Design CannyEdge, start of the top module:
module CannyEdge(dAddrRegRow, dAddrRegCol, bWE, bCE, InData, OutData,
	OPMode, bOPEnable, dReadReg, dWriteReg,	tclk, rst_b);
==> flow/config.mk <==
export PLATFORM = sky130hd
export DESIGN_NAME = CannyEdge
export DESIGN_NICKNAME = CannyEdge
export VERILOG_FILES = /design/flow/design.v
export SDC_FILE = /design/flow/constraint.sdc
export NUM_CORES = 4
export LEC_CHECK = 0
export CAP_MARGIN = 20
export CORE_ASPECT_RATIO = 1.16
export CORE_MARGIN = 2
export CORE_UTILIZATION = 66
export MAX_ROUTING_LAYER = met4
export MIN_ROUTING_LAYER = met1
export SETUP_SLACK_MARGIN = 5.0
export SLEW_MARGIN = 20
==> flow/constraint.sdc <==
create_clock -name core_clock -period 18.3 [get_ports {tclk}]
set_input_delay 3.6600 -clock core_clock [delete_from_list [all_inputs] [get_ports {tclk}]]
set_output_delay 3.6600 -clock core_clock [all_outputs]
set_load 0.01 [all_outputs]
run.sh (not shown) runs the stock make flow with config.mk's settings and CLKGATE_MAP_FILE=.
The baseline finished but failed the layout checks on setup timing.
Then changed:
ABC_AREA = 1   (was unset)
CORE_ASPECT_RATIO = unset   (was 1.16)
CORE_UTILIZATION = 72   (was 66)
CTS_CLUSTER_DIAMETER = 361   (was unset)
MAX_ROUTING_LAYER = unset   (was met4)
MIN_ROUTING_LAYER = unset   (was met1)
PLACE_DENSITY = 0.42   (was unset)
SETUP_SLACK_MARGIN = unset   (was 5.0)
clock period = 20.4 ns   (was 18.3 ns; I/O delays follow)
After rerunning:
- The new run reached the layout checks and failed them: setup timing
- total power went up by 110%
- via count went down by 10%
- utilization went down by 0.91 points
- sequential share of layout area went up by 2.9 points
- wire length went down by 14%
- final area went down by 13%
- synthesized cell count went up by 8.2%
- combinational power went up to 3.5 times its value
Then changed:
CTS_CLUSTER_DIAMETER = 200   (was 361)
CTS_CLUSTER_SIZE = 34   (was unset)
SETUP_SLACK_MARGIN = 3.46   (was unset)
clock period = 12.1 ns   (was 20.4 ns; I/O delays follow)
Now the flow ended with an error in 5_1_grt. Area after synthesis is unchanged. Synthesized cell count does not change. Die size does not change.
Then changed:
ABC_AREA = unset   (was 1)
CORE_UTILIZATION = 40   (was 72)
CTS_CLUSTER_DIAMETER = unset   (was 200)
CTS_CLUSTER_SIZE = unset   (was 34)
PLACE_DENSITY = unset   (was 0.42)
SETUP_SLACK_MARGIN = unset   (was 3.46)
clock period = 30.0 ns   (was 12.1 ns; I/O delays follow)
This time the run went through all stages and came out clean. Die area rose by 87%. Synthesized cell count fell by 7.6%. Area after synthesis rose by 4.8%.
Then changed:
CORE_UTILIZATION = 72   (was 40)
PLACE_DENSITY = 0.66   (was unset)
SETUP_SLACK_MARGIN = 5.0   (was unset)
clock period = 20.3 ns   (was 30.0 ns; I/O delays follow)
This time the run ended with an error in 5_1_grt. Area after synthesis does not change. Die size fell by 44%. Synthesized cell count is unchanged.

========
== run A ==
The RTL this note starts from:
==> flow/design.v <==
`timescale 1ns/10ps
module CannyEdge(dAddrRegRow, dAddrRegCol, bWE, bCE, InData, OutData,
	OPMode, bOPEnable, dReadReg, dWriteReg,	tclk, rst_b);
	input 	[2:0]				dAddrRegRow, dAddrRegCol;
	input						bWE, bCE;
	input 	[8-1:0] 	InData;
	output	[8-1:0] 	OutData;
	reg		[8-1:0] 	OutData;
	input 	[2:0]				OPMode;
	input 						bOPEnable;
	input 	[3:0]				dReadReg, dWriteReg;
	input						tclk, rst_b;
	reg 	[8-1:0]	regX[0:24];	 
	reg 	[8-1:0]	regY6;		 
	reg 	[8-1:0]	regZ[0:12];	 
	wire	[5:0]			wIdx = dAddrRegRow*3'd5 + dAddrRegCol;	 
	wire	[8-1:0]	gf[0:24];	 
	reg 	[8-1:0]	Out_gf, Out_gradient, Out_direction, Out_bThres;
	parameter		dThresHigh = 15;
	parameter		dThresLow = 10;
	parameter		dWidth = 200;
	parameter		dHeight = 200;
	reg			[14:0]	tpSum;
	reg			[1:0]	IntSignal;
	reg signed [31:0]	Gx, Gy, fGx, fGy;
	reg signed	[1:0]	dx, dy;
	integer	k;
	assign gf[0] =1;  assign gf[1] =3;  assign gf[2] =4;  assign gf[3] =3;  assign gf[4] =1;
	assign gf[5] =3;  assign gf[6] =7;  assign gf[7] =10; assign gf[8] =7;  assign gf[9] =3;
	assign gf[10]=4;  assign gf[11]=10; assign gf[12]=16; assign gf[13]=10; assign gf[14]=4;
	assign gf[15]=3;  assign gf[16]=7;  assign gf[17]=10; assign gf[18]=7;  assign gf[19]=3;
	assign gf[20]=1;  assign gf[21]=3;  assign gf[22]=4;  assign gf[23]=3;  assign gf[24]=1;
	always @(posedge tclk or negedge rst_b)
	begin
		if(!rst_b) begin
			IntSignal <= 2'b00;
		end
		else if(bCE==1'b0 && bWE==1'b0) 
		begin
			if(dWriteReg == 0)
				regX[wIdx] <= InData;
			else if(dWriteReg == 1) begin
				if(wIdx == 6)
					regY6 <= InData;
			end
			else if(dWriteReg == 2) begin
				if(wIdx <= 12)
					regZ[wIdx] <= InData;
			end
		end
		else if(bCE==1'b0 && bWE==1'b1)
		begin
			if(dReadReg == 0)
				OutData <= Out_gf;
			else if(dReadReg == 1)
				OutData <= Out_gradient;
			else if(dReadReg == 2)
				OutData <= Out_direction;
			else if(dReadReg == 3)
				OutData <= Out_gradient;
			else if(dReadReg == 4)
				OutData <= Out_bThres;
			else
				OutData <= OutData;
		end
		else
		begin
			if(bOPEnable==1'b0)
			begin
				if(OPMode == 0)
				begin
					if(IntSignal == 2'b00)	begin
						tpSum <= (gf[0]*regX[0]+gf[1]*regX[1]+gf[2]*regX[2]+gf[3]*regX[3]+gf[4]*regX[4]+gf[5]*regX[5]+gf[6]*regX[6]+gf[7]*regX[7]+gf[8]*regX[8]+gf[9]*regX[9]+gf[10]*regX[10]+gf[11]*regX[11]+gf[12]*regX[12]+gf[13]*regX[13]+gf[14]*regX[14]+gf[15]*regX[15]+gf[16]*regX[16]+gf[17]*regX[17]+gf[18]*regX[18]+gf[19]*regX[19]+gf[20]*regX[20]+gf[21]*regX[21]+gf[22]*regX[22]+gf[23]*regX[23]+gf[24]*regX[24]);
						IntSignal <= 2'b01;
					end
					else if(IntSignal == 2'b01) begin
						Out_gf <= tpSum >> 7;				 
					end
					else begin
						Out_gf <= Out_gf;
						IntSignal <= IntSignal;
					end
				end
				else if(OPMode == 1)
				begin
					if(IntSignal == 2'b00)	begin
						Gx <= -regX[0]-2*regX[5]-regX[10]+regX[2]+2*regX[7]+regX[12];
						Gy <= +regX[0]+2*regX[1]+regX[2]-regX[10]-2*regX[11]-regX[12];
						IntSignal <= 2'b01;
					end
					else if(IntSignal == 2'b01) begin
						if(Gx >= 0 && Gy >= 0)
							Out_gradient <= (Gx+Gy)/8;
						else if(Gx < 0 && Gy >=0)
							Out_gradient <= (-Gx+Gy)/8;
						else if(Gx >= 0 && Gy < 0)
							Out_gradient <= (Gx-Gy)/8;
						else if(Gx < 0 && Gy < 0)
							Out_gradient <= (-Gx-Gy)/8;
						else
							Out_gradient <= Out_gradient;
						IntSignal <= 2'b10;
					end	
					else if(IntSignal == 2'b10) begin
						if(Gy < 0)
						begin
							fGx <= -Gx;
							fGy <= -Gy;
						end
						else
						begin
							fGx <= Gx;
							fGy <= Gy;
						end
						IntSignal <= 2'b11;
					end
					else if(IntSignal == 2'b11) begin
						if(fGx >=0)
						begin
							if(fGy <= fGx>>1)  
								Out_direction <= 0;
							else if(fGy > fGx>>1 && fGy <= fGx*25/10)  
								Out_direction <= 45;
							else if(fGy > fGx*25/10)
								Out_direction <= 90;
							else
								Out_direction <= Out_direction;
						end
						else  
						begin
							if(fGy <= -fGx>>1)
								Out_direction <= 0;
							else if(fGy > -fGx>>1 && fGy <= -fGx*25/10)
								Out_direction <= 135;
							else if(fGy > -fGx*25/10)
								Out_direction <= 90;
							else
								Out_direction <= Out_direction;
						end
						IntSignal <= IntSignal;
					end
				end
				else if(OPMode == 2)
				begin
					if(IntSignal == 2'b00) begin
						if(regY6 == 0) begin
							dx <= 1;
							dy <= 0;
						end
						else if(regY6 == 45) begin
							dx <= -1;
							dy <= 1;
						end
						else if(regY6 == 90) begin
							dx <= 0;
							dy <= 1;
						end
						else if(regY6 == 135) begin
							dx <= 1;
							dy <= 1;
						end
						else begin
							dx <= 0; 
							dy <= 0; 
						end
						IntSignal <= 2'b01;
					end
					else if(IntSignal == 2'b01) begin
						if(regX[6] < regX[6-5*dy-dx] | regX[6] < regX[6+5*dy+dx])
							regX[6] <= 0;
						IntSignal <= IntSignal;
						Out_gradient <= regX[6];
					end
				end
				else if(OPMode == 3)
				begin
					if(IntSignal == 2'b00) begin
						if(regY6 == 0) begin
							dx <= 1;
							dy <= 0;
						end
						else if(regY6 == 45) begin
							dx <= -1;
							dy <= 1;
						end
						else if(regY6 == 90) begin
							dx <= 0;
							dy <= 1;
						end
						else if(regY6 == 135) begin
							dx <= 1;
							dy <= 1;
						end
						else begin
							dx <= 0; 
							dy <= 0; 
						end
						IntSignal <= 2'b01;
					end	
					else if(IntSignal == 2'b01) begin
						if(regX[6] >= dThresHigh)		 
							Out_bThres <= 1;
						else if(regX[6] <= dThresLow)	 
							Out_bThres <= 0;
						else							 
						begin
							if(regX[6-5*dy-dx] >= dThresHigh || regX[6+5*dy+dx] >= dThresHigh)
								Out_bThres <= 1;
							else if(regZ[6-5*dy-dx] == 1 || regZ[6+5*dy+dx] == 1)
								Out_bThres <= 1;
							else
								Out_bThres <= 0;
						end
						IntSignal <= IntSignal;
					end
				end
			end	
			else  
				IntSignal <= 2'b00;
		end  
	end
endmodule
==> flow/config.mk <==
export PLATFORM = sky130hd
export DESIGN_NAME = CannyEdge
export DESIGN_NICKNAME = CannyEdge
export VERILOG_FILES = /design/flow/design.v
export SDC_FILE = /design/flow/constraint.sdc
export NUM_CORES = 4
export LEC_CHECK = 0
export CAP_MARGIN = 20
export CORE_ASPECT_RATIO = 1.16
export CORE_MARGIN = 2
export CORE_UTILIZATION = 71
export CTS_CLUSTER_DIAMETER = 43
export MIN_ROUTING_LAYER = met1
export PLACE_DENSITY = 0.65
export SETUP_SLACK_MARGIN = 5.0
export SLEW_MARGIN = 20
==> flow/constraint.sdc <==
create_clock -name core_clock -period 20.3 [get_ports {tclk}]
set_input_delay 4.0600 -clock core_clock [delete_from_list [all_inputs] [get_ports {tclk}]]
set_output_delay 4.0600 -clock core_clock [all_outputs]
set_load 0.01 [all_outputs]
What ended run A was a tool error in 5_1_grt; the run never finished.
> inputs changed (run A -> run B)
- removing CTS_CLUSTER_DIAMETER (formerly 43)
- setting ABC_AREA to 1 for the first time
- removing MIN_ROUTING_LAYER (formerly met1)
- changing PLACE_DENSITY from 0.65 to 0.42
- removing CORE_ASPECT_RATIO (formerly 1.16)
- changing CORE_UTILIZATION from 71 to 72
- removing SETUP_SLACK_MARGIN (formerly 5.0)
- changing the clock period (ns, I/O delays scaled along) from 20.3 to 20.8
--- outcome ---
Of run A and run B, just one finished clean: run B.
Instance tally after logic synthesis delta for run B relative to run A: about 8% higher
Run B against run A: H-tree depth now smaller, number of setup buffers added after CTS now sits lower, total CTS buffers fell 19, area reported by Yosys stat dropped 0.0028 mm².
#### Input delta (run C over run B)
- setting SETUP_SLACK_MARGIN to 5.0 for the first time
- changing CORE_UTILIZATION from 72 to 71
- removing ABC_AREA (formerly 1)
- removing PLACE_DENSITY (formerly 0.42)
- setting CTS_CLUSTER_DIAMETER to 57 for the first time
- changing the clock period (ns, I/O delays scaled along) from 20.8 to 19.5
### Flow results
For tightest hold margin, run C and run B come out practically identical.
Delta (run C minus run B): data required time at the worst endpoint decreased by 1330 ps relative to the old numbers; routed wire length increased by 33 mm relative to the old numbers; final critical path time including I/O delays and setup decreased by 1370 ps relative to the old numbers.
Run C consumes less power than run B does.
Looking at combinational power share, run C sits 32 points below run B.
Per the comparison of run C with run B, setup slack increased 70 ps, power in combinational cells decreased about 70%, cell leakage power decreased 4.7%.
Run B completed; timing, DRC and antenna clean
Run C: done, clean on timing, DRC and antenna
#### Input delta (run D over run C)
- CORE_UTILIZATION: 71 -> 40
- SETUP_SLACK_MARGIN: 5.0 -> unset
- CTS_CLUSTER_DIAMETER: 57 -> unset
- the clock period (ns, I/O delays scaled along): 19.5 -> 23.6
Run D went all the way through synthesis, placement and routing and the layout is clean on timing, DRC and antenna. Run D: leakage power figure is 0.0024 µW lower than what run C reported. Looking at launching element of the worst setup path, the fGx[5] result is from run C; the fGx[1] one comes from run D. Relative to run C, the die area of run D is higher by 0.069 mm². Run D gives less placer congestion estimate than run C did.
Power is estimated from default activity; no workload was simulated.
